Setup of onyx:
## labyrinth_car
module labyrinth_car
(
	input  		 clk	,
	input  		 rst	,	 
	input  		 echoR,
	input  		 echoL,
	input  		 echoM,
	output 		 trigR,	 
	output 		 trigL,
	output 		 trigM,
	output 		 Tx	,
	output [3:0] motors_PWM,
	output 		 led,
	output 		 buzzer
);
For scale: about 15 I/O pins, ~20000 sq um of cells after synthesis.
clock: 3.47 ns
lec_check: 0
cap_margin: 20
cell_pad_in_sites_detail_placement: 1
cell_pad_in_sites_global_placement: 1
core_margin: 2
core_utilization: 25
cts_cluster_diameter: 46
cts_cluster_size: 73
min_routing_layer: met1
place_density: 0.52
slew_margin: 25
run.sh (not shown) runs the stock make flow with config.mk's settings and CLKGATE_MAP_FILE=.
onyx: all stages done; final checks FAILED (negative setup slack).
> inputs changed (onyx -> lagoon)
- CELL_PAD_IN_SITES_GLOBAL_PLACEMENT no longer set, was 1
- PLACE_DENSITY no longer set, was 0.52
- MIN_ROUTING_LAYER no longer set, was met1
- CTS_CLUSTER_DIAMETER no longer set, was 46
- ABC_AREA now 1, previously not set
- CORE_UTILIZATION now 72, was 25
- CELL_PAD_IN_SITES_DETAIL_PLACEMENT no longer set, was 1
- SLEW_MARGIN now 20, was 25
- CTS_CLUSTER_SIZE now 95, was 73
- the clock period (ns, I/O delays scaled along) now 3.25, was 3.47
==> comparison <==
- Compared to onyx, lagoon has summed standard-cell area reported by yosys 0.71% higher.
- met2 routed wirelength, lagoon and onyx, higher one = onyx.
- Summary: with onyx as the reference, clock distribution power in lagoon moved down by more than a quarter.
- Nothing crashed in lagoon and all stages finished; the problem is that the final layout failed, the offending checks being negative setup slack.
Edits applied to the flow inputs when going from lagoon to harbor:
- a deleted CTS_CLUSTER_SIZE that had been 95
- a deleted ABC_AREA that had been 1
- a change of the clock period (ns, I/O delays scaled along) from 3.25 to 5.16
harbor reached the end of the flow, and the finished layout is clean on the timing, DRC and antenna checks.
Note that the total power recorded for harbor amounts to 0.67 times the value seen in lagoon.
What harbor reported for routed length on met3 has to be multiplied by 1.5 to get the figure for lagoon.
The clock period minus worst slack reported for harbor is greater than that of lagoon by 0.52 ns.
Between harbor and lagoon, x dimension of the die is lower for harbor, lagoon comes in above that.
[harbor vs lagoon] wire length on met2: lower in harbor
In the metrics for harbor and lagoon, the one carrying the higher sequential share of layout area is harbor.
Part of the power in combinational logic (lower): harbor
Relative to harbor, the following input files were edited for quartz:
- CTS_CLUSTER_SIZE now 10, previously not set
- ABC_AREA now 1, previously not set
- PLACE_DENSITY now 0.36, previously not set
- the clock period (ns, I/O delays scaled along) now 3.25, was 5.16
Notes after the runs:
Completing all stages was not enough for quartz: its layout failed the final checks because of negative setup slack. Higher final cell count without fillers among harbor and quartz: quartz. Routed wire length in quartz is 15% above harbor. Between harbor and quartz, the difference in adder and majority cell fraction of the synthesized area is negligible. Looking at final hold slack, quartz sits 0.0086 ns higher than harbor does. In the reports for harbor and quartz, the larger maximum net fanout on the critical path belongs to harbor. Switching power total delta for quartz relative to harbor: 56% higher. Across both runs, number of unique standard cell types used by synthesis was lower for quartz than for harbor. When quartz is set beside harbor, its transition time at the pin with the least slew margin turns out to be 0.18 ns smaller. Lower synthesized cell count goes to harbor over quartz.
Modified inputs, indigo compared to quartz
- GPL_ROUTABILITY_DRIVEN newly set to 0
- CTS_CLUSTER_DIAMETER newly set to 143
- PLACE_DENSITY removed (was 0.36)
- CTS_CLUSTER_SIZE removed (was 10)
- the clock period (ns, I/O delays scaled along) changed from 3.25 to 3.79
### Flow results
Fraction of the mapped netlist area in adder cells: indigo vs quartz identical
In the reports for indigo and quartz, the larger portion of total power attributed to sequential cells belongs to indigo.
Register-to-register slack, indigo and quartz, higher one = indigo.
Re number of iterations in the first detailed-routing pass: no difference whatsoever between indigo and quartz.
Status for indigo and quartz: no clean run
To summarise quartz: no stage aborted, but the layout did not pass its checks, failing on negative setup slack.
On area added between synthesis and finish: between indigo and quartz, it ends up higher for quartz.
Of indigo and quartz, it is indigo that has the lower static leakage.
Pin count of the biggest net entering global routing, indigo vs quartz: up by more than 100%
Looking at indigo and quartz, the clock network contribution to total cell area is a wash.
Compared to quartz, indigo reaches a lower achievable clock.
Run comparison: quartz first element of the critical path AK.duty[9]; indigo first element of the critical path AK.duty[8]

* * *

Starting RTL as in the previous note.
clock: 5.43 ns
lec_check: 0
cap_margin: 20
cell_pad_in_sites_detail_placement: 1
core_aspect_ratio: 1.57
core_margin: 4
core_utilization: 23
cts_cluster_size: 26
gpl_routability_driven: 1
gpl_timing_driven: 0
min_routing_layer: met2
place_density_lb_addon: 0.14
setup_slack_margin: -0.4
slew_margin: 10
The starting point ran to the end with no violations.
Next try:
CELL_PAD_IN_SITES_DETAIL_PLACEMENT = not set   (was 1)
CORE_ASPECT_RATIO = not set   (was 1.57)
CORE_MARGIN = 2   (was 4)
CORE_UTILIZATION = 70   (was 23)
CTS_CLUSTER_SIZE = not set   (was 26)
GPL_ROUTABILITY_DRIVEN = not set   (was 1)
GPL_TIMING_DRIVEN = not set   (was 0)
MIN_ROUTING_LAYER = not set   (was met2)
PLACE_DENSITY_LB_ADDON = not set   (was 0.14)
SETUP_SLACK_MARGIN = not set   (was -0.4)
SLEW_MARGIN = 20   (was 10)
clock period = 5.16 ns   (was 5.43 ns; I/O delays follow)
Effect: The changed run finished with timing, DRC and antenna clean; clock-buffer cell count went down by 8; synthesized cell count stays the same; final cell count shrinks by 25%; non-clock buffer count is lower by 106; power decreases by 3.0%; combinational power falls by 19%; wire length goes down by 34%; first-iteration DRC count falls by 61%.
Next try:
ABC_AREA = 1   (was not set)
CORE_UTILIZATION = 62   (was 70)
PLACE_DENSITY = 0.38   (was not set)
clock period = 6.12 ns   (was 5.16 ns; I/O delays follow)
After rerunning:
- The changed run went through all stages and came out clean
- setup slack improved by 1.0 ns
- sequential share of layout area is lower by 0.37 points
- maximum frequency is higher by 1.4%
Power figures rest on the tool's default switching activity, not on a simulated workload.
